==> flow/design.v <==
module multiplier
  (
   input                     clk,
   input                     rst,
   input                     en,
   input [BITS-1:0]          data_a,
   input [BITS-1:0]          data_b,
   output reg [(BITS*2)-1:0] result,
   output                    done
   );
   parameter BITS = 16;
   localparam STATE_IDLE     = 0;
   localparam STATE_MULTIPLY = 1;
   reg                    state;
   reg [$clog2(BITS)-1:0] mul_counter;
   reg [BITS-1:0]         data_a_reg;
   reg [(BITS*2)-1:0]     data_b_reg;
   assign done = (STATE_IDLE == state) && !en;
   always @ (posedge clk) begin
      case (state)
         STATE_IDLE: begin
            if (en) begin
               mul_counter <= 0;
               data_a_reg <= data_a;
               data_b_reg <= { {BITS{1'b0}}, data_b };
               result <= 0;
               state <= STATE_MULTIPLY;
            end
         end
         STATE_MULTIPLY: begin
            if (mul_counter == BITS - 1) begin
               state <= STATE_IDLE;
            end else begin
               mul_counter <= mul_counter + 1;
            end
            data_a_reg <= data_a_reg >> 1;
            data_b_reg <= data_b_reg << 1;
            if (data_a_reg[0]) begin
               result <= result + data_b_reg;
            end
         end
      endcase
      if (rst) begin
         state <= STATE_IDLE;
      end
   end
endmodule
module divider
  (
   input                 clk,
   input                 rst,
   input                 en,
   input [BITS-1:0]      dividend,
   input [BITS-1:0]      divisor,
   output reg [BITS-1:0] quotient,
   output [BITS-1:0]     remainder,
   output                done
   );
   parameter BITS = 16;
   localparam STATE_IDLE   = 0;
   localparam STATE_DIVIDE = 1;
   reg                    state;
   reg [$clog2(BITS)-1:0] div_counter;
   reg [(BITS-1)*2:0]     dividend_reg;
   reg [(BITS-1)*2:0]     divisor_reg;
   assign done = (STATE_IDLE == state) && !en;
   assign remainder = dividend_reg[BITS-1:0];
   always @ (posedge clk) begin
      case (state)
        STATE_IDLE: begin
           if (en) begin
              div_counter <= 0;
              dividend_reg <= { {BITS-1{1'b0}}, dividend };
              divisor_reg <= { divisor, {BITS-1{1'b0}} };
              quotient <= 0;
              state <= STATE_DIVIDE;
           end
        end
        STATE_DIVIDE: begin
           if (div_counter == BITS - 1) begin
              state <= STATE_IDLE;
           end else begin
              div_counter <= div_counter + 1;
           end
           divisor_reg <= divisor_reg >> 1;
           if (dividend_reg < divisor_reg) begin
              quotient <= quotient << 1;
           end else begin
              quotient <= (quotient << 1) | 1'b1;
              dividend_reg <= dividend_reg - divisor_reg;
           end
        end
      endcase
      if (rst) begin
         state <= STATE_IDLE;
      end
   end
endmodule
module processor
  (
   input                        clk,
   input                        rst,
   input                        boot_done,
   output reg [11:0]            status_digits,
   output reg                   halted,
   output reg [16-1:0]  instr_ptr,
   input                        instr_valid,
   input [32-1:0]      cur_instr,
   output reg                   cache_wr_en,
   output reg [16-1:0]  cache_wr_addr,
   output reg [16-1:0]  cache_wr_data,
   input                        cache_wr_done,
   output reg                   cache_rd_en,
   output reg [16-1:0]  cache_rd_addr,
   input [16-1:0]       cache_rd_data,
   input                        cache_rd_done,
   input                        pixel_wr_done,
   output reg                   pixel_en,
   output reg [7:0]             pixel_rgb,
   output reg [7:0]             pixel_x,
   output reg [7:0]             pixel_y,
   input [16-1:0]       rnd,
   output reg                   ms_time_rst,
   input [16-1:0]       ms_time,
   input [142-1:0] buf_inputs
   );
   reg [16-1:0]  registers [16-1:0];
   reg                   overflow_flag;
   reg                   carry_flag;
   reg                   zero_flag;
   reg                   sign_flag;
   wire [7:0]            opcode = cur_instr[31:24];
   wire [7:0]            arg1 = cur_instr[23:16];
   wire [7:0]            arg2 = cur_instr[15:8];
   wire [3:0]            reg1 = arg1[3:0];
   wire [3:0]            reg2 = arg2[3:0];
   wire [16-1:0] dest = registers[reg1];
   wire [16-1:0] src  = registers[reg2];
   wire [15:0]           argA = cur_instr[23:8];
   wire [15:0]           argB = cur_instr[15:0];
   wire signed [16-1:0] signed_dest = dest;
   reg [3:0]             load_reg;
   reg                       multiply_en;
   reg [16-1:0]      multiply_data_a;
   reg [16-1:0]      multiply_data_b;
   wire [(16*2)-1:0] multiply_result;
   wire                      multiply_done;
   multiplier #(.BITS(16)) multiplier_
     (
      .clk(clk),
      .rst(rst),
      .en(multiply_en),
      .data_a(multiply_data_a),
      .data_b(multiply_data_b),
      .result(multiply_result),
      .done(multiply_done)
      );
   reg                   divide_en;
   reg [16-1:0]  dividend;
   reg [16-1:0]  divisor;
   wire [16-1:0] quotient;
   wire [16-1:0] remainder;
   wire                  divide_done;
   divider #(.BITS(16)) divider_
     (
      .clk(clk),
      .rst(rst),
      .en(divide_en),
      .dividend(dividend),
      .divisor(divisor),
      .quotient(quotient),
      .remainder(remainder),
      .done(divide_done)
      );
   localparam [3:0] STATE_PRE_BOOT   = 0;
   localparam [3:0] STATE_HALT       = 1;
   localparam [3:0] STATE_EXECUTING  = 2;
   localparam [3:0] STATE_WR_WAIT    = 3;
   localparam [3:0] STATE_PIXEL_WAIT = 4;
   localparam [3:0] STATE_RD_WAIT    = 5;
   localparam [3:0] STATE_RET_WAIT   = 6;
   localparam [3:0] STATE_MULTIPLY   = 7;
   localparam [3:0] STATE_DIVIDE     = 8;
   reg [3:0]            state;
   always @ (posedge clk) begin
      cache_wr_en <= 0;
      cache_rd_en <= 0;
      pixel_en <= 0;
      multiply_en <= 0;
      divide_en <= 0;
      ms_time_rst <= 0;
      case (state)
        STATE_PRE_BOOT: begin
           if (boot_done) begin
              state <= STATE_EXECUTING;
           end
        end
        STATE_HALT: begin
           halted <= 1;
        end
        STATE_EXECUTING: begin
           halted <= 0;
           if (instr_valid) begin
              execute();
           end
        end
        STATE_WR_WAIT: begin
           if (cache_wr_done) begin
              state <= STATE_EXECUTING;
           end
        end
        STATE_PIXEL_WAIT: begin
           if (pixel_wr_done) begin
              state <= STATE_EXECUTING;
           end
        end
        STATE_RD_WAIT: begin
           if (cache_rd_done) begin
              registers[load_reg] <= cache_rd_data;
              state <= STATE_EXECUTING;
           end
        end
        STATE_RET_WAIT: begin
           if (cache_rd_done) begin
              instr_ptr <= cache_rd_data + 32 / 8;
              state <= STATE_EXECUTING;
           end
        end
        STATE_MULTIPLY: begin
           if (multiply_done) begin
              registers[load_reg] <= multiply_result[16-1:0];
              state <= STATE_EXECUTING;
           end
        end
        STATE_DIVIDE: begin
           if (divide_done) begin
              registers[load_reg] <= quotient;
              state <= STATE_EXECUTING;
           end
        end
      endcase
      if (rst) begin
         state <= STATE_PRE_BOOT;
         status_digits <= 0;
         halted <= 0;
         instr_ptr <= 0;
         cache_wr_en <= 0;
         cache_rd_en <= 0;
         pixel_en <= 0;
         pixel_rgb <= 0;
         ms_time_rst <= 0;
         multiply_en <= 0;
         divide_en <= 0;
         overflow_flag <= 0;
         carry_flag <= 0;
         zero_flag <= 0;
         sign_flag <= 0;
      end
   end
   task execute;
      reg [16:0] result;
      begin
         result = 0;
         instr_ptr <= instr_ptr + 32 / 8;
         case (opcode)
           8'h00: begin
           end
           8'h01: begin
              registers[reg1] <= buf_inputs[src];
           end
           8'h02: begin
              if (cache_wr_done) begin
                 push(instr_ptr);
                 instr_ptr <= argA;
              end else begin
                 instr_ptr <= instr_ptr;
              end
           end
           8'h03: begin
              if (cache_rd_done) begin
                 pop();
                 registers[4'b0] <= registers[4'b0] - arg1 - 16 / 8;
                 state <= STATE_RET_WAIT;
              end else begin
                 instr_ptr <= instr_ptr;
              end
           end
           8'h04: begin
              if (cache_rd_done) begin
                 read(src);
              end else begin
                 instr_ptr <= instr_ptr;
              end
           end
           8'h05: begin
              if (cache_rd_done) begin
                 read(argB);
              end else begin
                 instr_ptr <= instr_ptr;
              end
           end
           8'h06: begin
              registers[reg1] <= src;
           end
           8'h07: begin
              registers[reg1] <= argB;
           end
           8'h08: begin
              if (cache_wr_done) begin
                 push(dest);
              end else begin
                 instr_ptr <= instr_ptr;
              end
           end
           8'h09: begin
              if (cache_rd_done) begin
                 pop();
              end else begin
                 instr_ptr <= instr_ptr;
              end
           end
           8'h0A: begin
              result = dest + src;
              registers[reg1] <= result[16-1:0];
           end
           8'h0B: begin
              result = dest - src;
              registers[reg1] <= result[16-1:0];
           end
           8'h0C: begin
              if (multiply_done) begin
                 multiply_en <= 1;
                 multiply_data_a <= dest;
                 multiply_data_b <= src;
                 state <= STATE_MULTIPLY;
                 load_reg <= reg1;
              end else begin
                 instr_ptr <= instr_ptr;
              end
           end
           8'h0D: begin
              if (divide_done) begin
                 divide_en <= 1;
                 dividend <= dest;
                 divisor <= src;
                 state <= STATE_DIVIDE;
                 load_reg <= reg1;
              end else begin
                 instr_ptr <= instr_ptr;
              end
           end
           8'h0E: begin
              registers[reg1] <= dest & src;
           end
           8'h0F: begin
              registers[reg1] <= dest | src;
           end
           8'h10: begin
              registers[reg1] <= dest ^ src;
           end
           8'h11: begin
              registers[reg1] <= dest << src;
           end
           8'h12: begin
              registers[reg1] <= signed_dest >>> src;
           end
           8'h13: begin
              registers[reg1] <= dest >> src;
           end
           8'h14: begin
              result = dest - src;
           end
           8'h15: begin
              result = { 1'b0, dest & src };
           end
           8'h16: begin
              pixel_rgb <= dest[7:0];
           end
           8'h17: begin
              if (pixel_wr_done) begin
                 pixel_en <= 1;
                 pixel_x <= dest[7:0];
                 pixel_y <= src[7:0];
                 state <= STATE_PIXEL_WAIT;
              end else begin
                 instr_ptr <= instr_ptr;
              end
           end
           8'h18: begin
              if (cache_wr_done) begin
                 write(dest, src);
              end else begin
                 instr_ptr <= instr_ptr;
              end
           end
           8'h19: begin
              if (cache_wr_done) begin
                 write(dest, argB);
              end else begin
                 instr_ptr <= instr_ptr;
              end
           end
           8'h1A: begin
              registers[reg1] <= ms_time;
           end
           8'h1B: begin
              ms_time_rst <= 1;
           end
           8'h1C: begin
              registers[reg1] <= rnd;
           end
           8'h30: begin
              instr_ptr <= dest;
           end
           8'h31: begin
              instr_ptr <= argA;
           end
           8'h32: begin
              if (zero_flag) begin
                 instr_ptr <= argA;
              end
           end
           8'h33: begin
              if (!zero_flag) begin
                 instr_ptr <= argA;
              end
           end
           8'h34: begin
              if (!zero_flag && sign_flag == overflow_flag) begin
                 instr_ptr <= argA;
              end
           end
           8'h35: begin
              if (sign_flag == overflow_flag) begin
                 instr_ptr <= argA;
              end
           end
           8'h36: begin
              if (!carry_flag && !zero_flag) begin
                 instr_ptr <= argA;
              end
           end
           8'h37: begin
              if (!carry_flag) begin
                 instr_ptr <= argA;
              end
           end
           8'h38: begin
              if (sign_flag != overflow_flag) begin
                 instr_ptr <= argA;
              end
           end
           8'h39: begin
              if (sign_flag != overflow_flag || zero_flag) begin
                 instr_ptr <= argA;
              end
           end
           8'h3A: begin
              if (carry_flag) begin
                 instr_ptr <= argA;
              end
           end
           8'h3B: begin
              if (carry_flag || zero_flag) begin
                 instr_ptr <= argA;
              end
           end
           8'h3C: begin
              if (overflow_flag) begin
                 instr_ptr <= argA;
              end
           end
           8'h3D: begin
              if (!overflow_flag) begin
                 instr_ptr <= argA;
              end
           end
           8'h3E: begin
              if (sign_flag) begin
                 instr_ptr <= argA;
              end
           end
           8'h3F: begin
              if (!sign_flag) begin
                 instr_ptr <= argA;
              end
           end
           default: begin
              status_digits <= 12'h700 | opcode;
              state <= STATE_HALT;
           end
         endcase
         if (8'h14 == opcode || 8'h15 == opcode ||
             8'h0A == opcode || 8'h0B == opcode) begin
            set_flags(result);
         end else begin
            clear_flags();
         end
      end
   endtask
   task write;
      input [16-1:0] data;
      input [16-1:0] addr;
      begin
         cache_wr_en <= 1;
         cache_wr_addr <= addr;
         cache_wr_data <= data;
         state <= STATE_WR_WAIT;
      end
   endtask
   task read;
      input [16-1:0] addr;
      begin
         load_reg <= reg1;
         cache_rd_en <= 1;
         cache_rd_addr <= addr;
         state <= STATE_RD_WAIT;
      end
   endtask
   task push;
      input [16-1:0] push_data;
      reg [16-1:0]   new_stack_ptr;
      begin
         new_stack_ptr = registers[4'b0] + 16 / 8;
         write(push_data, new_stack_ptr);
         registers[4'b0] <= new_stack_ptr;
      end
   endtask
   task pop;
      reg [16-1:0] stack_ptr;
      begin
         stack_ptr = registers[4'b0];
         read(stack_ptr);
         registers[4'b0] <= stack_ptr - 2;
      end
   endtask;
   task set_flags;
      input [16:0] result;
      begin
         if (8'h0A == opcode) begin
            overflow_flag <= (dest[16-1] &
                              src[16-1] &
                              ~result[16-1]) |
                             (~dest[16-1] &
                              ~src[16-1] &
                              result[16-1]);            
         end else if (8'h0B == opcode || 8'h14 == opcode) begin
            overflow_flag <= (dest[16-1] &
                              ~src[16-1] &
                              ~result[16-1]) |
                             (~dest[16-1] &
                              src[16-1] &
                              result[16-1]);
         end else begin
            overflow_flag <= 0;
         end
         carry_flag <= result[16];
         zero_flag <= (0 == result[16-1:0]);
         sign_flag <= result[16-1];
      end
   endtask
   task clear_flags;
      begin
         overflow_flag <= 0;
         carry_flag <= 0;
         zero_flag <= 0;
         sign_flag <= 0;
      end
   endtask
endmodule
==> flow/run.sh <==
#!/bin/bash
# the make line also repeats each setting of config.mk as NAME=value (left out here)
make -C /OpenROAD-flow-scripts/flow DESIGN_CONFIG=/design/flow/config.mk WORK_HOME=/design/flow/orfs CLKGATE_MAP_FILE= finish
==> flow/config.mk <==
export PLATFORM = sky130hd
export DESIGN_NAME = processor
export DESIGN_NICKNAME = processor
export VERILOG_FILES = /design/flow/design.v
export SDC_FILE = /design/flow/constraint.sdc
export NUM_CORES = 4
export LEC_CHECK = 0
export ABC_AREA = 1
export CAP_MARGIN = 20
export CORE_MARGIN = 2
export CORE_UTILIZATION = 58
export CTS_CLUSTER_SIZE = 74
export PLACE_DENSITY = 0.6
export SETUP_SLACK_MARGIN = 1.07
export SLEW_MARGIN = 20
==> flow/constraint.sdc <==
create_clock -name core_clock -period 4.18 [get_ports {clk}]
set_input_delay 0.8360 -clock core_clock [delete_from_list [all_inputs] [get_ports {clk}]]
set_output_delay 0.8360 -clock core_clock [all_outputs]
set_load 0.01 [all_outputs]
==> results of run 1 <==
metrics by stage:
step	hold slack, ns	setup TNS (ns)	setup WS (ns)	power (mW)	instance area (µm²)
after floorplan	0.430	-40.38	-0.455	7.90	37400
after CTS	0.474	-18.05	-0.181	15.1	49900
after detailed placement	0.465	-435.65	-1.69	9.64	45700
after global placement	0.443	-413.13	-1.53	9.61	45700
timing repair:
item,4_1_cts
pin swaps,109
setup buffers,68
cloned,22
resized,326
endpoints found under the setup margin,593
==> ci_impl_report.md, run 1 <==
## Implementation flow summary

| Metric | Value |
|---|---|
| Synth Flop Type | edfxtp_1 |
| Flip-flops with a built-in enable | 522 |
| Row cnt | 91 |
| Multiplexer share | 0% |
| HPWL after detailed placement | 120 mm |
| Complex Gates by Area | 19.1% |
| Dominant combinational family | simple AND/OR/NAND/NOR gates |
| Yosys chip area | 0.0365 mm² |
| Synth area leader | edfxtp_1 |
| Count leader, synth | nand2_1 |
| Dpl cells | 6134 |
| Xor+xnor area frac | 1.63% |
| Core Util at FP | 59.0% |
| Yosys warns | 3 |
| Syn_area_per_cell | 8.01 µm² |
| Sequential area share after synthesis | 45.9% |
| Distinct lib cells used | 63 |
| Port bufs | 332 |
| Yosys cell count | 4557 |
| Num ports | 334 |
| Total CTS buffers | 59 |
| Fraction of registers with async set/reset | 0% |
| Post-Synth Adder-Cell Area | 4.28% |
| Syn Inst Count | 4557 |
| Post-Syn Area | 0.0365 mm² |
| Cts hold-fix bufs | 0 |
| Dominant cell area share | 42.9% |
| Status | stopped before the end |
| Max clock buf depth | 3 |
| CTS sink cnt | 577 |
| Simple Share, Synth | 20.3% |
| CTS root buf | clkbuf_16 |
| Top cells by area, synth | edfxtp_1 (43%), nand2_1 (10%), o21ai_0 (6.4%), inv_1 (5.3%), a21oi_1 (4.7%) |
| Post-synth net total | 4908 |
| Most instantiated cells after synthesis | nand2_1 (1007), edfxtp_1 (522), inv_1 (514) |
| Fail Step | global routing |
| Core Region | 0.0619 mm² |
| Ys flops | 577 |
| Gpl congestion | 1.13 |
| CTS HTree Levels | 2 |
| Chip width | 255 µm |
| Die Y | 255 µm |
| Die area | 0.0650 mm² |
==> run 2: changes to the inputs <==
CAP_MARGIN = 10   (was 20)
CORE_MARGIN = 4   (was 2)
CORE_UTILIZATION = 40   (was 58)
CTS_CLUSTER_SIZE = 18   (was 74)
HOLD_SLACK_MARGIN = -0.09   (was default)
PLACE_DENSITY = default   (was 0.6)
PLACE_DENSITY_LB_ADDON = 0.04   (was default)
SETUP_SLACK_MARGIN = -0.3   (was 1.07)
SLEW_MARGIN = 0   (was 20)
clock period = 9.0 ns   (was 4.18 ns; I/O delays follow)
==> ci_impl_report.md, run 2 <==
### Flow metrics

| Metric | Value |
|---|---|
| Yosys cell count | 4557 |
| CTS sink cnt | 577 |
| Row cnt | 110 |
| Pre-CTS setup slack | 1.20 ns |
| Reg2Reg Setup Slack | 3.10 ns |
| Fmax | 133 MHz |
| Post-Synth Adder-Cell Area | 4.28% |
| Peak VDD IR | 0.142 mV |
| Combinational share of power | 17.1% |
| Number of cells on the critical path | 25 |
| Worst-path clk slew | 0.06 ns |
| Largest Pwr Group | registers |
| Post-synth net total | 4908 |
| Top cell family by delay on the critical path | AND-OR/OR-AND gates |
| Count leader, synth | nand2_1 |
| Routed Antenna Nets | 0 |
| Dominant cell area share | 42.9% |
| Post-Syn Area | 0.0365 mm² |
| Largest stage delay, worst path | 0.72 ns |
| Simple Share, Synth | 20.3% |
| Max clock buf depth | 3 |
| HP Start | state[0]$_DFF_P_ |
| Routed wl met2 | 74.0 mm |
| Final core utilization | 48.3% |
| Fin. Hold Viols | 0 |
| Synth Flop Type | edfxtp_1 |
| Crit. Startpoint | cur_instr[17] |
| Late-Pin Clk Latency | 0.65 ns |
| Routed vias | 35200 |
| Yosys chip area | 0.0365 mm² |
| WHS Endpoint | state[0]$_DFF_P_ |
| CP Capture Type | flip-flop |
| Xor+xnor area frac | 1.63% |
| Final setup margin | 1.49 ns |
| CP startpoint kind | primary input |
| Critical-path maximum fanout | 53 |
| Status | no timing/DRC/antenna violations |
| CTS root buf | clkbuf_16 |
| Core Util at FP | 40.5% |
| Worst hold slack | 0.470 ns |
| Slew Limit Fails | 0 |
| Postcts setup bufs | 0 |
| Worst-margin pin slew | 1.30 ns |
| Die Y | 310 µm |
| Final wirelength | 164 mm |
| Non-filler cells, final | 6099 |
| Combinational power | 1.19 mW |
| Hold WC Path Type | reg -> reg |
| Fraction of registers with async set/reset | 0% |
| Slowest cell on the critical path | a21oi_1 |
| Wire length per cell | 26.8 µm |
| Area growth syn-to-layout | 19.4% |
| Clock Skew | 0.0384 ns |
| Gpl congestion | 1.09 |
| Reg-to-reg critical path endpoint | registers[0][11]$_DFFE_PP_ |
| Cts hold-fix bufs | 0 |
| Core Region | 0.0903 mm² |
| Complex Gates by Area | 19.1% |
| Max cap viols | 0 |
| Syn Inst Count | 4557 |
| Total of cells resized after clock tree synthesis | 0 |
| Final Instance Area | 0.0436 mm² |
| DRC viols | 0 |
| Distinct lib cells used | 63 |
| Port bufs | 332 |
| Dpl cell area | 0.0413 mm² |
| Switching share of power | 29.0% |
| Worst Path Required | 9.35 ns |
| Max Used Layer | met5 |
| Total power | 6.96 mW |
| Clock group | 2.84 mW |
| Largest net degree at the start of global routing | 92 |
| Via/cell ratio | 5.76 |
| Crit path arrival time | 7.87 ns |
| WHS Path Cells | 2 |
| Worst Path Class, Setup | in -> reg |
| CTS tree | done |
| GRT Resource Usage Total | 33.3% |
| Sequential cell fraction of total power | 42.0% |
| Yosys warns | 3 |
| Total CTS buffers | 72 |
| Setup TNS | 0 ns |
| HPWL after detailed placement | 121 mm |
| Register-to-Register Path Depth | 24 |
| Top cells by area, synth | edfxtp_1 (43%), nand2_1 (10%), o21ai_0 (6.4%), inv_1 (5.3%), a21oi_1 (4.7%) |
| Dpl cells | 5965 |
| Nets | 5214 |
| Ys flops | 577 |
| Relative slew slack | 13.2% |
| Synth area leader | edfxtp_1 |
| Min cycle time layout | 7.51 ns |
| Crit path buf inv count | 7 |
| First-pass GRT wire length | 232 mm |
| Sequential area share after synthesis | 45.9% |
| Syn_area_per_cell | 8.01 µm² |
| Vias in the first global route | 33200 |
| CTS HTree Levels | 3 |
| Initial DRC count | 3843 |
| Routed metal-1 wirelength | 66.8 mm |
| P_sw | 2.02 mW |
| Die area | 0.0962 mm² |
| RR Startpoint | registers[0][0]$_DFFE_PP_ |
| GRT overflow | 0 |
| Cell Int Power | 4.94 mW |
| Flip-flops with a built-in enable | 522 |
| Worst Setup EP | registers[0][11]$_DFFE_PP_ |
| Most instantiated cells after synthesis | nand2_1 (1007), edfxtp_1 (522), inv_1 (514) |
| OpenROAD warnings | 60 |
| Final Cycle Share | 83.5% |
| Num ports | 334 |
| Multiplexer share | 0% |
| WL met3 | 12.4 mm |
| PwrDens | 160 mW/mm² |
| RSZ-0062 raised after global routing | no |
| Clock power frac | 40.9% |
| Chip width | 310 µm |
| Leakage | 17.7 nW |
| Initial antenna violation count | 9 |
| Dominant combinational family | simple AND/OR/NAND/NOR gates |
| DRT Pass-1 Iters | 8 |
| Finish-stage setup viols | 0 |
| Seq pwr | 2.92 mW |
## run 2: cell type report
| class | instances | area (µm²) |
|---|---|---|
| Fill cell | 8918 | 46700 |
| Sequential cell | 577 | 16800 |
| Multi-Input combinational cell | 3194 | 16600 |
| Timing Repair Buffer | 468 | 4380 |
| Inverter | 550 | 2060 |
| Clock buffer | 91 | 2000 |
| Tap cell | 1176 | 1470 |
| Clock inverter | 37 | 284 |
| Antenna cell | 6 | 15.0 |
## run 2: metal layers
metal	up-vias	track usage, %
met2	1595	52.9
met4	2	18.3
li1	16300	-
met1	16800	43.2
met5	-	0
met3	424	5.89
==> run 3: changes to the inputs <==
ABC_AREA = default   (was 1)
CAP_MARGIN = 20   (was 10)
CORE_MARGIN = 2   (was 4)
CORE_UTILIZATION = 69   (was 40)
CTS_CLUSTER_SIZE = 38   (was 18)
HOLD_SLACK_MARGIN = default   (was -0.09)
PLACE_DENSITY = 0.6   (was default)
PLACE_DENSITY_LB_ADDON = default   (was 0.04)
SETUP_SLACK_MARGIN = default   (was -0.3)
SLEW_MARGIN = 20   (was 0)
clock period = 5.1 ns   (was 9.0 ns; I/O delays follow)
==> ci_impl_report.md, run 3 <==
## Implementation flow summary

| Metric | Value |
|---|---|
| Status | stopped before the end |
| Fail Step | global routing |
| Run-stopping error | [ERROR GRT-0116] Global routing finished with congestion. Check the congestion regions in the DRC Viewer. |
| Syn_area_per_cell | 11.1 µm² |
| CTS HTree Levels | 2 |
| Dominant cell area share | 43.9% |
| Count leader, synth | edfxtp_1 |
| Yosys warns | 3 |
| GRT Resource Usage Total | 67.5% |
| Syn Inst Count | 3210 |
| GRT overflow | 3 |
| Die Y | 231 µm |
| Yosys chip area | 0.0357 mm² |
| Top cells by area, synth | edfxtp_1 (44%), mux4_2 (9.1%), ha_1 (4.1%), mux2i_1 (3.2%), dfxtp_1 (3.1%) |
| CTS sink cnt | 577 |
| Max clock buf depth | 3 |
| Ys flops | 577 |
| Die area | 0.0536 mm² |
| Most instantiated cells after synthesis | edfxtp_1 (522), nand2_1 (279), nor2_1 (271) |
| Row cnt | 83 |
| Fraction of registers with async set/reset | 0% |
| Post-Syn Area | 0.0357 mm² |
| Dominant combinational family | multiplexers |
| Chip width | 231 µm |
| Core Region | 0.0512 mm² |
| Total CTS buffers | 57 |
| Core Util at FP | 69.7% |
| Post-synth net total | 3561 |
| CTS root buf | clkbuf_16 |
| Xor+xnor area frac | 2.80% |
| Simple Share, Synth | 12.4% |
| Complex Gates by Area | 14.1% |
| Multiplexer share | 15.3% |
| Synth area leader | edfxtp_1 |
| Flip-flops with a built-in enable | 522 |
| Distinct lib cells used | 89 |
| Synth Flop Type | edfxtp_1 |
| Gpl congestion | 1.38 |
| Sequential area share after synthesis | 47.0% |
| HPWL after detailed placement | 107 mm |
| Num ports | 334 |
| Post-Synth Adder-Cell Area | 4.38% |
| Yosys cell count | 3210 |
| Port bufs | 332 |
-- run 3: repair_timing --
action                     in CTS
pin swaps                       5
resized                        19
setup buffers                   3
setup endpoints to repair     105
hold buffers                    0
-- run 3: through the flow --
| step | worst slack (ns) | std cells | cell area [µm²] | util [%] | TNS, ns |
|---|---|---|---|---|---|
| detailed placement | -0.910 | 4477 | 42900 | 83.7 | -123.17 |
| CTS | 0.00408 | 4586 | 45000 | 87.8 | 0 |
| global placement | -0.616 | 4477 | 42900 | 83.7 | -94.29 |
| floorplan | -0.301 | 3210 | 36100 | - | -9.17 |
-- run 3: routing by layer --
layer  GRT overflow  GRT usage, %
met2              1          84.9
met1              0          70.1
met5              0          27.6
met4              2          59.4
met3              0          51.0
==> run 4: changes to the inputs <==
ABC_AREA = 1   (was default)
CAP_MARGIN = 10   (was 20)
CELL_PAD_IN_SITES_GLOBAL_PLACEMENT = 2   (was default)
CORE_ASPECT_RATIO = 1.51   (was default)
CORE_MARGIN = 4   (was 2)
CORE_UTILIZATION = 40   (was 69)
CTS_CLUSTER_SIZE = 18   (was 38)
GPL_ROUTABILITY_DRIVEN = 1   (was default)
HOLD_SLACK_MARGIN = -0.09   (was default)
PLACE_DENSITY = default   (was 0.6)
PLACE_DENSITY_LB_ADDON = 0.04   (was default)
SETUP_SLACK_MARGIN = -0.3   (was default)
SLEW_MARGIN = 0   (was 20)
TNS_END_PERCENT = 100   (was default)
clock period = 8.86 ns   (was 5.1 ns; I/O delays follow)
==> ci_impl_report.md, run 4 <==
### Flow metrics

| Metric | Value |
|---|---|
| Multiplexer share | 0% |
| Top cells by area, synth | edfxtp_1 (43%), nand2_1 (10%), o21ai_0 (6.4%), inv_1 (5.3%), a21oi_1 (4.7%) |
| Peak VDD IR | 0.169 mV |
| Distinct lib cells used | 63 |
| Reg-to-reg critical path endpoint | registers[13][14]$_DFFE_PP_ |
| Combinational power | 1.25 mW |
| Worst-margin pin slew | 1.20 ns |
| Switching share of power | 29.3% |
| Busiest grt layer | met2 |
| Initial DRC count | 3817 |
| Largest stage delay, worst path | 0.47 ns |
| Total CTS buffers | 59 |
| Clock Skew | 0.0878 ns |
| DRT Pass-1 Iters | 8 |
| CTS HTree Levels | 2 |
| Fmax | 134 MHz |
| CTS tree | done |
| Initial antenna violation count | 5 |
| Cell Int Power | 4.95 mW |
| Syn Inst Count | 4557 |
| Core Region | 0.0902 mm² |
| Dominant combinational family | simple AND/OR/NAND/NOR gates |
| Max cap viols | 0 |
| Die Y | 379 µm |
| Hold WC Path Type | reg -> reg |
| Min cycle time layout | 7.49 ns |
| M3 GR Usage | 4.59% |
| Routed vias | 35200 |
| Worst Path Required | 9.24 ns |
| Yosys chip area | 0.0365 mm² |
| Setup TNS | 0 ns |
| Slowest cell on the critical path | o22ai_1 |
| Via/cell ratio | 5.79 |
| HP Start | state[6]$_DFF_P_ |
| CTS root buf | clkbuf_16 |
| Final wirelength | 167 mm |
| Reg2Reg Setup Slack | 2.75 ns |
| Num ports | 334 |
| DRC viols | 0 |
| Dominant cell area share | 42.9% |
| WHS Endpoint | state[6]$_DFF_P_ |
| Seq pwr | 2.97 mW |
| Met2 GRT Util | 55.4% |
| Postcts setup bufs | 0 |
| Count leader, synth | nand2_1 |
| Final Cycle Share | 84.5% |
| Worst Path Class, Setup | in -> reg |
| Final core utilization | 48.2% |
| Worst-path clk slew | 0.07 ns |
| Routed Antenna Nets | 0 |
| CTS sink cnt | 577 |
| PwrDens | 161 mW/mm² |
| Top cell family by delay on the critical path | buffers and inverters |
| Dpl cell area | 0.0413 mm² |
| Area growth syn-to-layout | 19.0% |
| Sequential area share after synthesis | 45.9% |
| Die area | 0.0963 mm² |
| WHS Path Cells | 2 |
| GRT overflow | 0 |
| OpenROAD warnings | 66 |
| Vias in the first global route | 33800 |
| Non-filler cells, final | 6067 |
| Leakage | 17.7 nW |
| RSZ-0062 raised after global routing | no |
| Largest Pwr Group | registers |
| Cts hold-fix bufs | 0 |
| Largest net degree at the start of global routing | 201 |
| Flip-flops with a built-in enable | 522 |
| Number of cells on the critical path | 26 |
| Crit path buf inv count | 7 |
| Core Util at FP | 40.5% |
| Register-to-Register Path Depth | 27 |
| Nets | 5200 |
| Most instantiated cells after synthesis | nand2_1 (1007), edfxtp_1 (522), inv_1 (514) |
| Post-Syn Area | 0.0365 mm² |
| Dpl cells | 5951 |
| HPWL after detailed placement | 124 mm |
| Total of cells resized after clock tree synthesis | 0 |
| Complex Gates by Area | 19.1% |
| P_sw | 2.05 mW |
| Crit. Startpoint | cur_instr[18] |
| Clock power frac | 39.7% |
| Fill count | 8977 |
| First-pass GRT wire length | 235 mm |
| Post-Synth Adder-Cell Area | 4.28% |
| GRT Resource Usage Total | 33.4% |
| Late-Pin Clk Latency | 0.70 ns |
| Post-synth net total | 4908 |
| Max clock buf depth | 3 |
| Xor+xnor area frac | 1.63% |
| Fin. Hold Viols | 0 |
| Synth area leader | edfxtp_1 |
| Syn_area_per_cell | 8.01 µm² |
| Worst Setup EP | registers[13][14]$_DFFE_PP_ |
| Combinational share of power | 17.9% |
| Crit path arrival time | 7.87 ns |
| Row cnt | 135 |
| Final Instance Area | 0.0435 mm² |
| GR Util met1 | 41.3% |
| Yosys cell count | 4557 |
| Port bufs | 332 |
| Finish-stage setup viols | 0 |
| Fraction of registers with async set/reset | 0% |
| CP Capture Type | flip-flop |
| Sequential cell fraction of total power | 42.4% |
| Ys flops | 577 |
| Gpl congestion | 1.07 |
| Status | no timing/DRC/antenna violations |
| Clock group | 2.78 mW |
| CP startpoint kind | primary input |
| Relative slew slack | 19.0% |
| Simple Share, Synth | 20.3% |
| Synth Flop Type | edfxtp_1 |
| Critical-path maximum fanout | 22 |
| Slew Limit Fails | 0 |
| Chip width | 254 µm |
| Wire length per cell | 27.5 µm |
| RR Startpoint | registers[0][2]$_DFFE_PP_ |
| Yosys warns | 3 |
[run 4: final cells by class]
class	instances	area, µm²	share of cell area [%]
Sequential cell	577	16800	38.6
Multi-Input combinational cell	3194	16600	38.2
Timing Repair Buffer	467	4390	10.1
Inverter	550	2060	4.75
Clock buffer	77	1640	3.76
Tap cell	1164	1460	3.35
Clock inverter	35	542	1.25
Antenna cell	3	7.51	0.0173
[run 4: per-stage QoR]
stage          setup WS, ns  total power [mW]  hold WS (ns)
2_1_floorplan          2.40              3.67         0.430
3_3_place_gp          0.933              4.26         0.445
3_5_place_dp          0.868              4.25         0.456
4_1_cts                1.59              7.02         0.465
5_1_grt                1.07              7.22         0.484
6_report               1.37              7.00         0.469
[run 4: routing by layer]
metal / share of wire [%] / wire [µm] / vias to the layer above
met3: 7.0 / 11700 / 414
met2: 47 / 78900 / 1674
met1: 38 / 64100 / 16800
met4: 7.5 / 12500 / 4
li1: - / - / 16300
met5: 0.017 / 29 / -
==> run 5: changes to the inputs <==
ABC_AREA = default   (was 1)
CAP_MARGIN = 20   (was 10)
CELL_PAD_IN_SITES_DETAIL_PLACEMENT = 1   (was default)
CELL_PAD_IN_SITES_GLOBAL_PLACEMENT = default   (was 2)
CORE_ASPECT_RATIO = default   (was 1.51)
CORE_MARGIN = 2   (was 4)
CORE_UTILIZATION = 45   (was 40)
CTS_CLUSTER_SIZE = default   (was 18)
HOLD_SLACK_MARGIN = default   (was -0.09)
PLACE_DENSITY_LB_ADDON = 0.19   (was 0.04)
SETUP_SLACK_MARGIN = default   (was -0.3)
SLEW_MARGIN = 20   (was 0)
TNS_END_PERCENT = default   (was 100)
clock period = 7.93 ns   (was 8.86 ns; I/O delays follow)
==> ci_impl_report.md, run 5 <==
### Flow metrics

| Metric | Value |
|---|---|
| Initial antenna violation count | 10 |
| PwrDens | 183 mW/mm² |
| Dominant combinational family | multiplexers |
| Combinational share of power | 17.4% |
| Worst Path Required | 8.39 ns |
| CTS HTree Levels | 3 |
| Top cells by area, synth | edfxtp_1 (44%), mux4_2 (9.1%), ha_1 (4.1%), mux2i_1 (3.2%), dfxtp_1 (3.1%) |
| Min cycle time layout | 7.30 ns |
| Slew Limit Fails | 0 |
| Initial DRC count | 3785 |
| Worst Path Class, Setup | in -> reg |
| Fmax | 137 MHz |
| Worst-margin pin slew | 1.17 ns |
| Peak VDD IR | 0.213 mV |
| Cell Int Power | 5.69 mW |
| P_sw | 2.21 mW |
| DRC viols | 0 |
| CTS root buf | clkbuf_16 |
| Core Util at FP | 45.3% |
| CP dominant cell by count | buf_4 |
| Leakage | 15.6 nW |
| Post-Synth Adder-Cell Area | 4.38% |
| DRT Pass-1 Iters | 8 |
| Crit path arrival time | 7.76 ns |
| Combinational power | 1.38 mW |
| Fraction of registers with async set/reset | 0% |
| Routed vias | 31800 |
| Reg-to-reg critical path endpoint | registers[6][10]$_DFFE_PP_ |
| Row cnt | 103 |
| Crit. Startpoint | cur_instr[18] |
| HP Start | state[5]$_DFF_P_ |
| Distinct lib cells used | 89 |
| Number of cells on the critical path | 21 |
| Relative slew slack | 21.7% |
| Max clock buf depth | 3 |
| Yosys warns | 3 |
| Xor+xnor area frac | 2.80% |
| WHS Path Cells | 2 |
| Synth Flop Type | edfxtp_1 |
| CP Capture Type | flip-flop |
| Late-Pin Clk Latency | 0.64 ns |
| Seq pwr | 3.33 mW |
| Register area | 0.0168 mm² |
| OpenROAD warnings | 60 |
| Final core utilization | 54.9% |
| Total power | 7.90 mW |
| Routed Antenna Nets | 0 |
| GRT Resource Usage Total | 40.0% |
| Largest stage delay, worst path | 0.87 ns |
| Worst hold slack | 0.475 ns |
| CP startpoint kind | primary input |
| Status | no timing/DRC/antenna violations |
| Most instantiated cells after synthesis | edfxtp_1 (522), nand2_1 (279), nor2_1 (271) |
| Chip width | 286 µm |
| Cts hold-fix bufs | 0 |
| GRT overflow | 0 |
| Non-filler cells, final | 4701 |
| Clock power frac | 40.4% |
| Crit path buf inv count | 7 |
| Die area | 0.0816 mm² |
| CTS tree | done |
| Final wirelength | 165 mm |
| Sequential cell fraction of total power | 42.1% |
| Core Region | 0.0787 mm² |
| Hold WC Path Type | reg -> reg |
| Reg2Reg Setup Slack | 1.83 ns |
| Critical-path maximum fanout | 16 |
| Finish-stage setup viols | 0 |
| Num ports | 334 |
| Ys flops | 577 |
| RR Startpoint | registers[0][0]$_DFFE_PP_ |
| Postcts setup bufs | 0 |
| Crit-path cells | clkdlybuf4s50_1 -> nor2b_1 -> buf_4 -> a22oi_1 -> nand2_1 -> buf_4 -> ha_1 -> inv_1 -> a21oi_1 -> o31a_1 -> o21ai_0 -> o31ai_1 -> buf_4 -> xnor2_1 -> a221oi_1 -> nor4_1 -> a211oi_1 -> a2bb2oi_1 -> buf_4 -> a31oi_1 -> buf_4 |
| Yosys cell count | 3210 |
| Die Y | 286 µm |
| Simple Share, Synth | 12.4% |
| Vias in the first global route | 32300 |
| Yosys chip area | 0.0357 mm² |
| CTS sink cnt | 577 |
| Sequential area share after synthesis | 47.0% |
| Fin. Hold Viols | 0 |
| Fill count | 8251 |
| Total of cells resized after clock tree synthesis | 0 |
| Post-Syn Area | 0.0357 mm² |
| Clock group | 3.19 mW |
| Dpl cells | 4577 |
| Clock Skew | 0.0415 ns |
| Count leader, synth | edfxtp_1 |
| Nets | 3947 |
| Complex Gates by Area | 14.1% |
| Switching share of power | 28.0% |
| Syn_area_per_cell | 11.1 µm² |
| Flip-flops with a built-in enable | 522 |
| Largest net degree at the start of global routing | 60 |
| WHS Endpoint | state[5]$_DFF_P_ |
| Combinational Area | 0.0176 mm² |
| Multiplexer share | 15.3% |
| Worst Setup EP | registers[6][10]$_DFFE_PP_ |
| First-pass GRT wire length | 235 mm |
| Final Cycle Share | 92.1% |
| Post-synth net total | 3561 |
| Synth area leader | edfxtp_1 |
| Syn Inst Count | 3210 |
| RSZ-0062 raised after global routing | no |
| Top cell family by delay on the critical path | buffers and inverters |
| Worst-path clk slew | 0.06 ns |
| Via/cell ratio | 6.77 |
| Area growth syn-to-layout | 21.1% |
| Wire length per cell | 35.2 µm |
| Dominant cell area share | 43.9% |
| Max cap viols | 0 |
| Setup TNS | 0 ns |
| HPWL after detailed placement | 123 mm |
| Port bufs | 332 |
| Total CTS buffers | 66 |
| Gpl congestion | 1.03 |
| Largest Pwr Group | registers |
| Slowest cell on the critical path | nor2b_1 |
| Register-to-Register Path Depth | 21 |
-- run 5: metrics by stage --
stage,setup WS [ns],instance area (µm²)
3_3_place_gp,0.335,40900
5_1_grt,0.562,43200
2_1_floorplan,0.988,35700
6_report,0.629,43200
3_5_place_dp,0.351,41000
4_1_cts,0.940,43200
-- run 5: layout make-up --
class	count	area share, %
Sequential cell	577	38.8
Multi-Input combinational cell	2285	40.6
Clock inverter	35	0.929
Tap cell	1050	3.04
Timing Repair Buffer	525	11.1
Clock buffer	85	4.28
Inverter	141	1.24
Antenna cell	3	0.0174
-- run 5: metal layers --
metal / vias to the layer above / global-route usage, % / routed length, µm
met2: 2183 / 61.8 / 73800
met4: 4 / 22.1 / 10800
li1: 13100 / - / -
met1: 16100 / 52.7 / 63400
met5: - / 0 / 27
met3: 502 / 8.45 / 17300
==> run 6: changes to the inputs <==
ABC_AREA = 0   (was default)
CAP_MARGIN = 30   (was 20)
CELL_PAD_IN_SITES_DETAIL_PLACEMENT = 2   (was 1)
CORE_MARGIN = 8   (was 2)
CORE_UTILIZATION = 65   (was 45)
CTS_CLUSTER_SIZE = 11   (was default)
GPL_ROUTABILITY_DRIVEN = 0   (was 1)
GPL_TIMING_DRIVEN = 0   (was default)
HOLD_SLACK_MARGIN = 0.02   (was default)
MIN_ROUTING_LAYER = met1   (was default)
PLACE_DENSITY_LB_ADDON = 0.1   (was 0.19)
SETUP_SLACK_MARGIN = 2.13   (was default)
TNS_END_PERCENT = 40   (was default)
clock period = 7.47 ns   (was 7.93 ns; I/O delays follow)
==> ci_impl_report.md, run 6 <==
## Implementation flow summary

| Metric | Value |
|---|---|
| Status | stopped before the end |
| Fail Step | detailed placement |
| Run-stopping error | [ERROR DPL-0033] detailed placement checks failed during check placement. |
| Dominant cell area share | 43.9% |
| Yosys cell count | 3210 |
| Chip width | 250 µm |
| Core Region | 0.0547 mm² |
| Num ports | 334 |
| Yosys chip area | 0.0357 mm² |
| Top cells by area, synth | edfxtp_1 (44%), mux4_2 (9.1%), ha_1 (4.1%), mux2i_1 (3.2%), dfxtp_1 (3.1%) |
| Simple Share, Synth | 12.4% |
| Core Util at FP | 65.3% |
| Die Y | 250 µm |
| Complex Gates by Area | 14.1% |
| Row cnt | 86 |
| Fraction of registers with async set/reset | 0% |
| Port bufs | 325 |
| Syn Inst Count | 3210 |
| Most instantiated cells after synthesis | edfxtp_1 (522), nand2_1 (279), nor2_1 (271) |
| Synth area leader | edfxtp_1 |
| Ys flops | 577 |
| Xor+xnor area frac | 2.80% |
| Dominant combinational family | multiplexers |
| Distinct lib cells used | 89 |
| Flip-flops with a built-in enable | 522 |
| Post-Synth Adder-Cell Area | 4.38% |
| Multiplexer share | 15.3% |
| Post-synth net total | 3561 |
| Post-Syn Area | 0.0357 mm² |
| Yosys warns | 3 |
| Syn_area_per_cell | 11.1 µm² |
| Sequential area share after synthesis | 47.0% |
| Synth Flop Type | edfxtp_1 |
| Die area | 0.0627 mm² |
| Count leader, synth | edfxtp_1 |
-- run 6: stage by stage --
step                    setup TNS [ns]  hold WS, ns  std cells
after floorplan                      0        0.426       3210
after global placement         -239.81        0.434       4239
==> run 7: changes to the inputs <==
ABC_AREA = default   (was 0)
CAP_MARGIN = 0   (was 30)
CELL_PAD_IN_SITES_DETAIL_PLACEMENT = default   (was 2)
CORE_MARGIN = 2   (was 8)
CTS_CLUSTER_DIAMETER = 363   (was default)
CTS_CLUSTER_SIZE = 35   (was 11)
GPL_ROUTABILITY_DRIVEN = default   (was 0)
GPL_TIMING_DRIVEN = default   (was 0)
HOLD_SLACK_MARGIN = default   (was 0.02)
MAX_ROUTING_LAYER = met4   (was default)
MIN_ROUTING_LAYER = default   (was met1)
PLACE_DENSITY_LB_ADDON = default   (was 0.1)
SETUP_SLACK_MARGIN = -0.4   (was 2.13)
TNS_END_PERCENT = 5   (was 40)
clock period = 4.18 ns   (was 7.47 ns; I/O delays follow)
==> ci_impl_report.md, run 7 <==
## Implementation flow summary

| Metric | Value |
|---|---|
| Core Util at FP | 66.1% |
| Dominant cell area share | 43.9% |
| Xor+xnor area frac | 2.80% |
| GRT Resource Usage Total | 70.0% |
| Die area | 0.0568 mm² |
| Simple Share, Synth | 12.4% |
| Total CTS buffers | 20 |
| Ys flops | 577 |
| Run-stopping error | [ERROR GRT-0232] Routing congestion too high. Check the congestion heatmap in the GUI. |
| Chip width | 238 µm |
| HPWL after detailed placement | 120 mm |
| Post-synth net total | 3561 |
| Post-Syn Area | 0.0357 mm² |
| Port bufs | 332 |
| Multiplexer share | 15.3% |
| Status | stopped before the end |
| Dpl cell area | 0.0445 mm² |
| Dominant combinational family | multiplexers |
| Syn Inst Count | 3210 |
| Row cnt | 85 |
| Num ports | 334 |
| Gpl congestion | 1.28 |
| Yosys warns | 3 |
| Syn_area_per_cell | 11.1 µm² |
| Yosys chip area | 0.0357 mm² |
| Post-Synth Adder-Cell Area | 4.38% |
| Max clock buf depth | 3 |
| Die Y | 238 µm |
| GRT overflow | 6 |
| Complex Gates by Area | 14.1% |
| Count leader, synth | edfxtp_1 |
| Flip-flops with a built-in enable | 522 |
| Sequential area share after synthesis | 47.0% |
| Synth Flop Type | edfxtp_1 |
| Top cells by area, synth | edfxtp_1 (44%), mux4_2 (9.1%), ha_1 (4.1%), mux2i_1 (3.2%), dfxtp_1 (3.1%) |
| Distinct lib cells used | 89 |
| Most instantiated cells after synthesis | edfxtp_1 (522), nand2_1 (279), nor2_1 (271) |
| Fraction of registers with async set/reset | 0% |
| CTS root buf | clkbuf_16 |
| Fail Step | global routing |
| Core Region | 0.0540 mm² |
| CTS HTree Levels | 1 |
| Synth area leader | edfxtp_1 |
| Yosys cell count | 3210 |
| CTS sink cnt | 577 |
-- run 7: metrics by stage --
| stage | utilization, % | hold WS, ns | worst slack [ns] | instances |
|---|---|---|---|---|
| floorplan | - | 0.426 | -1.04 | 3210 |
| global placement | 82.4 | 0.434 | -1.33 | 4689 |
| detailed placement | 82.4 | 0.455 | -1.57 | 4689 |
| CTS | 84.3 | 0.481 | -0.587 | 4743 |
-- run 7: layer usage --
| layer | GRT overflow | GRT usage [%] |
|---|---|---|
| met2 | 0 | 86.9 |
| met4 | 4 | 61.4 |
| met1 | 0 | 71.5 |
| met5 | - | - |
| met3 | 2 | 50.8 |
-- run 7: repair_timing --
| action | CTS |
|---|---|
| cloned | 2 |
| pin swaps | 19 |
| setup endpoints to repair | 227 |
| buffers inserted | 20 |
| resized | 51 |
| hold buffers | 0 |
==> run 8: changes to the inputs <==
CAP_MARGIN = 20   (was 0)
CORE_UTILIZATION = 58   (was 65)
CTS_CLUSTER_DIAMETER = default   (was 363)
SETUP_SLACK_MARGIN = 0.61   (was -0.4)
==> ci_impl_report.md, run 8 <==
### Flow metrics

| Metric | Value |
|---|---|
| CP dominant cell by count | or4_4 |
| Top cell family by delay on the critical path | simple AND/OR/NAND/NOR gates |
| Xor+xnor area frac | 2.80% |
| Crit path arrival time | 6.15 ns |
| Wire length per cell | 36.3 µm |
| HP Start | state[5]$_DFF_P_ |
| Largest net degree at the start of global routing | 81 |
| Chip width | 252 µm |
| Fin. Hold Viols | 0 |
| Setup TNS | -187.09 ns |
| CTS root buf | clkbuf_16 |
| Worst-path clk slew | 0.08 ns |
| Combinational share of power | 23.7% |
| Yosys chip area | 0.0357 mm² |
| Fraction of registers with async set/reset | 0% |
| SO Viols | negative setup slack |
| Die area | 0.0635 mm² |
| Complex Gates by Area | 14.1% |
| Nets | 4482 |
| Late-Pin Clk Latency | 0.70 ns |
| Yosys cell count | 3210 |
| WHS Endpoint | state[5]$_DFF_P_ |
| Min cycle time layout | 5.56 ns |
| Peak VDD IR | 0.441 mV |
| Sequential area share after synthesis | 47.0% |
| Distinct lib cells used | 89 |
| Num ports | 334 |
| OpenROAD warnings | 66 |
| HPWL after detailed placement | 119 mm |
| Final Cycle Share | 133% |
| Register area | 0.0168 mm² |
| Row cnt | 90 |
| Slew Limit Fails | 0 |
| Status | complete, but fails checks |
| Routed vias | 37100 |
| Fill count | 3375 |
| Number of cells on the critical path | 17 |
| Total CTS buffers | 58 |
| Clock Skew | 0.0520 ns |
| Clock group | 5.50 mW |
| Final wirelength | 181 mm |
| Reg2Reg Setup Slack | -1.38 ns |
| Dominant combinational family | multiplexers |
| Max cap viols | 0 |
| Gpl congestion | 1.25 |
| Post-synth net total | 3561 |
| Post-Syn Area | 0.0357 mm² |
| Routed Antenna Nets | 0 |
| Post-Synth Adder-Cell Area | 4.38% |
| DRC viols | 0 |
| Switching share of power | 29.7% |
| Worst Path Required | 4.77 ns |
| Via/cell ratio | 7.45 |
| Multiplexer share | 15.3% |
| CP startpoint kind | flip-flop |
| Sequential cell fraction of total power | 40.8% |
| CP Capture Type | flip-flop |
| RR Startpoint | registers[3][2]$_DFFE_PP_ |
| GRT Resource Usage Total | 55.9% |
| Finish-stage setup viols | 260 |
| RSZ-0062 raised after global routing | yes |
| Combinational Area | 0.0188 mm² |
| Vias in the first global route | 35600 |
| Max clock buf depth | 3 |
| Slowest cell on the critical path | mux4_2 |
| Largest stage delay, worst path | 0.69 ns |
| Most instantiated cells after synthesis | edfxtp_1 (522), nand2_1 (279), nor2_1 (271) |
| CTS HTree Levels | 2 |
| Ys flops | 577 |
| Seq pwr | 6.31 mW |
| Core Region | 0.0606 mm² |
| Worst Setup EP | zero_flag$_SDFFE_PP0P_ |
| DRT Pass-1 Iters | 17 |
| Die Y | 252 µm |
| First-pass GRT wire length | 247 mm |
| Count leader, synth | edfxtp_1 |
| PwrDens | 317 mW/mm² |
| GRT overflow | 0 |
| CTS sink cnt | 577 |
| WHS Path Cells | 2 |
| Final setup margin | -1.38 ns |
| Crit-path cells | mux4_2 -> a22oi_2 -> nand2_2 -> inv_1 -> ha_2 -> buf_4 -> a21o_1 -> a21oi_2 -> xnor2_2 -> nor4_2 -> nand2_1 -> or4_1 -> or4_4 -> or4_4 -> o21ai_2 -> nand3_1 -> a21oi_1 |
| Syn_area_per_cell | 11.1 µm² |
| Synth Flop Type | edfxtp_1 |
| Leakage | 18.6 nW |
| Pre-CTS setup slack | -1.92 ns |
| Crit path buf inv count | 2 |
| Worst Path Class, Setup | reg -> reg |
| Simple Share, Synth | 12.4% |
| Syn Inst Count | 3210 |
| Cell Int Power | 10.9 mW |
| Synth area leader | edfxtp_1 |
| Critical-path maximum fanout | 8 |
| Top cells by area, synth | edfxtp_1 (44%), mux4_2 (9.1%), ha_1 (4.1%), mux2i_1 (3.2%), dfxtp_1 (3.1%) |
| Clock power frac | 35.6% |
| Hold WC Path Type | reg -> reg |
| Register-to-Register Path Depth | 17 |
| Yosys warns | 3 |
| Relative slew slack | 6.50% |
| Combinational power | 3.66 mW |
| Reg-to-reg critical path endpoint | zero_flag$_SDFFE_PP0P_ |
| Worst-margin pin slew | 1.39 ns |
| Flip-flops with a built-in enable | 522 |
| Area growth syn-to-layout | 36.9% |
| Dominant cell area share | 43.9% |
| Cts hold-fix bufs | 0 |
| Initial DRC count | 7549 |
| Port bufs | 332 |
| Largest Pwr Group | registers |
| Fmax | 180 MHz |
| Core Util at FP | 58.9% |
| Initial antenna violation count | 20 |
| P_sw | 4.60 mW |
| Crit. Startpoint | registers[3][2]$_DFFE_PP_ |
| CTS tree | done |
[run 8: what timing repair did]
action	4_1_cts	5_1_grt
buffers inserted	32	12
endpoints found under the setup margin	396	461
pin swaps	43	60
gates resized	189	130
cloned	3	2
[run 8: stage by stage]
step / hold WS [ns] / power (mW) / cells / cell area [µm²] / utilization, %
after floorplan: 0.426 / 7.85 / 3210 / 36100 / -
after global placement: 0.433 / 9.40 / 4804 / 45000 / 74.2
after detailed placement: 0.461 / 9.44 / 4804 / 45000 / 74.2
after CTS: 0.484 / 14.9 / 4949 / 48100 / 79.5
after global routing: 0.492 / 15.6 / 4982 / 48900 / 80.6
final: 0.475 / 15.5 / 4987 / 48900 / 80.7
[run 8: area by class of cell]
| class | count | share of cell area, % |
|---|---|---|
| antenna | 24 | 0.123 |
| clock buffer | 74 | 3.26 |
| clock inverter | 36 | 0.722 |
| inverter | 141 | 1.13 |
| multi-input combinational | 2286 | 38.5 |
| sequential | 577 | 34.3 |
| tap | 782 | 2.00 |
| timing repair buffer | 1067 | 19.9 |
[run 8: per-layer routing]
layer	up-vias	track usage [%]	share of wire, %
met4	0	44.9	12
met1	17300	63.2	31
met5	-	-	0
li1	14200	-	-
met3	1541	23.0	17
met2	4176	77.8	41
==> run 9: changes to the inputs <==
CAP_MARGIN = 30   (was 20)
CORE_ASPECT_RATIO = 1.16   (was default)
CORE_MARGIN = 7   (was 2)
CORE_UTILIZATION = 40   (was 58)
CTS_CLUSTER_SIZE = 33   (was 35)
HOLD_SLACK_MARGIN = 0.15   (was default)
MAX_ROUTING_LAYER = default   (was met4)
PLACE_DENSITY_LB_ADDON = 0.09   (was default)
SETUP_SLACK_MARGIN = default   (was 0.61)
TNS_END_PERCENT = default   (was 5)
clock period = 9.0 ns   (was 4.18 ns; I/O delays follow)
==> ci_impl_report.md, run 9 <==
### Flow metrics

| Metric | Value |
|---|---|
| Worst-path clk slew | 0.06 ns |
| Sequential area share after synthesis | 47.0% |
| Switching share of power | 28.0% |
| Fill count | 8082 |
| Status | no timing/DRC/antenna violations |
| Complex Gates by Area | 14.1% |
| DRT Pass-1 Iters | 8 |
| Leakage | 15.3 nW |
| DRC viols | 0 |
| PwrDens | 158 mW/mm² |
| Min cycle time layout | 8.25 ns |
| Register-to-Register Path Depth | 17 |
| Clock group | 2.71 mW |
| Count leader, synth | edfxtp_1 |
| Clock power frac | 39.8% |
| Late-Pin Clk Latency | 0.70 ns |
| RSZ-0062 raised after global routing | no |
| OpenROAD warnings | 60 |
| CTS sink cnt | 577 |
| Num ports | 334 |
| Initial DRC count | 3781 |
| Crit-path cells | clkdlybuf4s50_1 -> nor2b_1 -> buf_4 -> a22oi_1 -> nand2_1 -> inv_1 -> ha_1 -> or2_2 -> a221oi_1 -> o22ai_1 -> o41ai_1 -> o41ai_1 -> xnor2_1 -> nand2_1 -> a221oi_1 -> o32ai_1 -> buf_4 -> a31oi_1 -> buf_4 |
| First-pass GRT wire length | 224 mm |
| Peak VDD IR | 0.177 mV |
| Wire length per cell | 33.5 µm |
| Final Cycle Share | 91.7% |
| Gpl congestion | 0.997 |
| Fin. Hold Viols | 0 |
| Cell Int Power | 4.90 mW |
| CTS HTree Levels | 2 |
| GRT Resource Usage Total | 31.4% |
| Hold WC Path Type | reg -> reg |
| CP dominant cell by count | buf_4 |
| Critical-path maximum fanout | 16 |
| WHS Path Cells | 2 |
| Top cells by area, synth | edfxtp_1 (44%), mux4_2 (9.1%), ha_1 (4.1%), mux2i_1 (3.2%), dfxtp_1 (3.1%) |
| Die area | 0.0978 mm² |
| Seq pwr | 2.93 mW |
| HPWL after detailed placement | 121 mm |
| Via/cell ratio | 6.32 |
| Yosys chip area | 0.0357 mm² |
| Slowest cell on the critical path | a221oi_1 |
| RR Startpoint | registers[0][1]$_DFFE_PP_ |
| Largest Pwr Group | registers |
| Routed Antenna Nets | 0 |
| Synth area leader | edfxtp_1 |
| CTS tree | done |
| Reg2Reg Setup Slack | 2.23 ns |
| Final wirelength | 161 mm |
| CTS root buf | clkbuf_16 |
| Combinational power | 1.17 mW |
| Post-Synth Adder-Cell Area | 4.38% |
| Flip-flops with a built-in enable | 522 |
| CP Capture Type | flip-flop |
| Total of cells resized after clock tree synthesis | 0 |
| Area growth syn-to-layout | 20.6% |
| Core Region | 0.0881 mm² |
| WHS Endpoint | state[5]$_DFF_P_ |
| Crit. Startpoint | cur_instr[18] |
| Slew Limit Fails | 0 |
| Worst Path Class, Setup | in -> reg |
| Syn Inst Count | 3210 |
| Dominant combinational family | multiplexers |
| Most instantiated cells after synthesis | edfxtp_1 (522), nand2_1 (279), nor2_1 (271) |
| Max cap viols | 0 |
| Crit path arrival time | 8.77 ns |
| Largest stage delay, worst path | 0.91 ns |
| Dominant cell area share | 43.9% |
| Xor+xnor area frac | 2.80% |
| Distinct lib cells used | 89 |
| Vias in the first global route | 29900 |
| Synth Flop Type | edfxtp_1 |
| Port bufs | 332 |
| Clock Skew | 0.0688 ns |
| Ys flops | 577 |
| Yosys warns | 3 |
| Core Util at FP | 40.5% |
| Combinational share of power | 17.2% |
| Setup TNS | 0 ns |
| Fmax | 121 MHz |
| Sequential cell fraction of total power | 43.0% |
| GRT overflow | 0 |
| Max clock buf depth | 3 |
| Nets | 3906 |
| Syn_area_per_cell | 11.1 µm² |
| Largest net degree at the start of global routing | 73 |
| Worst Setup EP | registers[12][11]$_DFFE_PP_ |
| Worst Path Required | 9.52 ns |
| Fraction of registers with async set/reset | 0% |
| Worst-margin pin slew | 1.15 ns |
| Routed vias | 30300 |
| Post-synth net total | 3561 |
| Cts hold-fix bufs | 0 |
| Number of cells on the critical path | 19 |
| Die Y | 336 µm |
| Simple Share, Synth | 12.4% |
| P_sw | 1.91 mW |
| Reg-to-reg critical path endpoint | registers[12][11]$_DFFE_PP_ |
| Row cnt | 117 |
| Relative slew slack | 23.2% |
| Crit path buf inv count | 5 |
| Finish-stage setup viols | 0 |
| Postcts setup bufs | 0 |
| Total CTS buffers | 60 |
| Chip width | 291 µm |
| Initial antenna violation count | 10 |
| Yosys cell count | 3210 |
| Total power | 6.81 mW |
| CP startpoint kind | primary input |
| HP Start | state[5]$_DFF_P_ |
| Top cell family by delay on the critical path | AND-OR/OR-AND gates |
| Multiplexer share | 15.3% |
| Post-Syn Area | 0.0357 mm² |
run 9: area by class of cell:
| class | count | area [µm²] | share of cell area, % |
|---|---|---|---|
| antenna | 5 | 12.5 | 0.0291 |
| clock inverter | 42 | 564 | 1.31 |
| inverter | 141 | 534 | 1.24 |
| sequential | 577 | 16800 | 39.0 |
| multi-input combinational | 2285 | 17600 | 40.8 |
| tap | 1190 | 1490 | 3.46 |
| timing repair buffer | 490 | 4500 | 10.5 |
| clock buffer | 71 | 1570 | 3.66 |
run 9: per-layer routing:
layer	routed length, µm	vias up	track usage (%)	share of wire (%)
li1	-	13000	-	-
met1	63200	15300	40.6	39
met2	73300	1699	50.2	46
met3	14400	374	6.60	8.9
met4	9800	2	15.7	6.1
met5	20	-	0	0.012
run 9: metrics by stage:
stage | cell area (µm²) | util, % | setup WS (ns) | hold slack [ns] | instances
6_report | 43000 | 48.8 | 0.748 | 0.458 | 4801
4_1_cts | 43000 | 48.8 | 1.05 | 0.458 | 4794
3_5_place_dp | 40900 | 46.4 | 0.330 | 0.448 | 4681
3_3_place_gp | 40700 | 46.2 | 0.280 | 0.436 | 4670
2_1_floorplan | 35700 | - | 1.84 | 0.426 | 3210
5_1_grt | 43000 | 48.8 | 0.767 | 0.492 | 4798
==> run 10: changes to the inputs <==
CAP_MARGIN = 20   (was 30)
CORE_ASPECT_RATIO = default   (was 1.16)
CORE_MARGIN = 2   (was 7)
CORE_UTILIZATION = 67   (was 40)
CTS_CLUSTER_DIAMETER = 371   (was default)
CTS_CLUSTER_SIZE = 98   (was 33)
HOLD_SLACK_MARGIN = default   (was 0.15)
PLACE_DENSITY = 0.6   (was default)
PLACE_DENSITY_LB_ADDON = default   (was 0.09)
SETUP_SLACK_MARGIN = 1.18   (was default)
TNS_END_PERCENT = 5   (was default)
clock period = 4.18 ns   (was 9.0 ns; I/O delays follow)
==> ci_impl_report.md, run 10 <==
## Implementation flow summary

| Metric | Value |
|---|---|
| Post-Synth Adder-Cell Area | 4.38% |
| CTS HTree Levels | 1 |
| CTS root buf | clkbuf_16 |
| Dominant combinational family | multiplexers |
| Cts hold-fix bufs | 0 |
| Num ports | 334 |
| Gpl congestion | 1.45 |
| Simple Share, Synth | 12.4% |
| Yosys chip area | 0.0357 mm² |
| Die Y | 235 µm |
| Pre-CTS setup slack | -1.70 ns |
| Yosys cell count | 3210 |
| Most instantiated cells after synthesis | edfxtp_1 (522), nand2_1 (279), nor2_1 (271) |
| Run-stopping error | [ERROR GRT-0116] Global routing finished with congestion. Check the congestion regions in the DRC Viewer. |
| Multiplexer share | 15.3% |
| Syn Inst Count | 3210 |
| Top cells by area, synth | edfxtp_1 (44%), mux4_2 (9.1%), ha_1 (4.1%), mux2i_1 (3.2%), dfxtp_1 (3.1%) |
| GRT Resource Usage Total | 67.4% |
| Row cnt | 84 |
| Count leader, synth | edfxtp_1 |
| GRT overflow | 41 |
| Fail Step | global routing |
| CTS sink cnt | 577 |
| Fraction of registers with async set/reset | 0% |
| Yosys warns | 3 |
| Syn_area_per_cell | 11.1 µm² |
| Max clock buf depth | 3 |
| Total CTS buffers | 9 |
| Ys flops | 577 |
| Sequential area share after synthesis | 47.0% |
| Port bufs | 332 |
| Distinct lib cells used | 89 |
| Core Util at FP | 67.8% |
| Core Region | 0.0527 mm² |
| Flip-flops with a built-in enable | 522 |
| Status | stopped before the end |
| Die area | 0.0551 mm² |
| HPWL after detailed placement | 109 mm |
| Post-synth net total | 3561 |
| Xor+xnor area frac | 2.80% |
| Post-Syn Area | 0.0357 mm² |
| Synth area leader | edfxtp_1 |
| Chip width | 235 µm |
| Synth Flop Type | edfxtp_1 |
| Complex Gates by Area | 14.1% |
| Dominant cell area share | 43.9% |
## run 10: through the flow
stage	TNS, ns	power (mW)	instance area, µm²	hold slack, ns	instances
floorplan	-154.80	7.85	36100	0.426	3210
global placement	-304.81	9.17	44100	0.436	4623
detailed placement	-345.78	9.25	44100	0.452	4623
CTS	-46.70	11.3	46000	0.487	4685
## run 10: what timing repair did
action                                 CTS
endpoints found under the hold margin    0
setup buffers                           43
gates cloned                             6
pin swaps                               91
setup endpoints to repair              582
resized                                292
## run 10: per-layer routing
metal / GRT overflow / GRT usage [%]
met5: 0 / 21.6
met1: 1 / 70.3
met2: 19 / 84.4
met4: 20 / 58.1
met3: 1 / 53.0
Power and IR drop assume default switching activity.
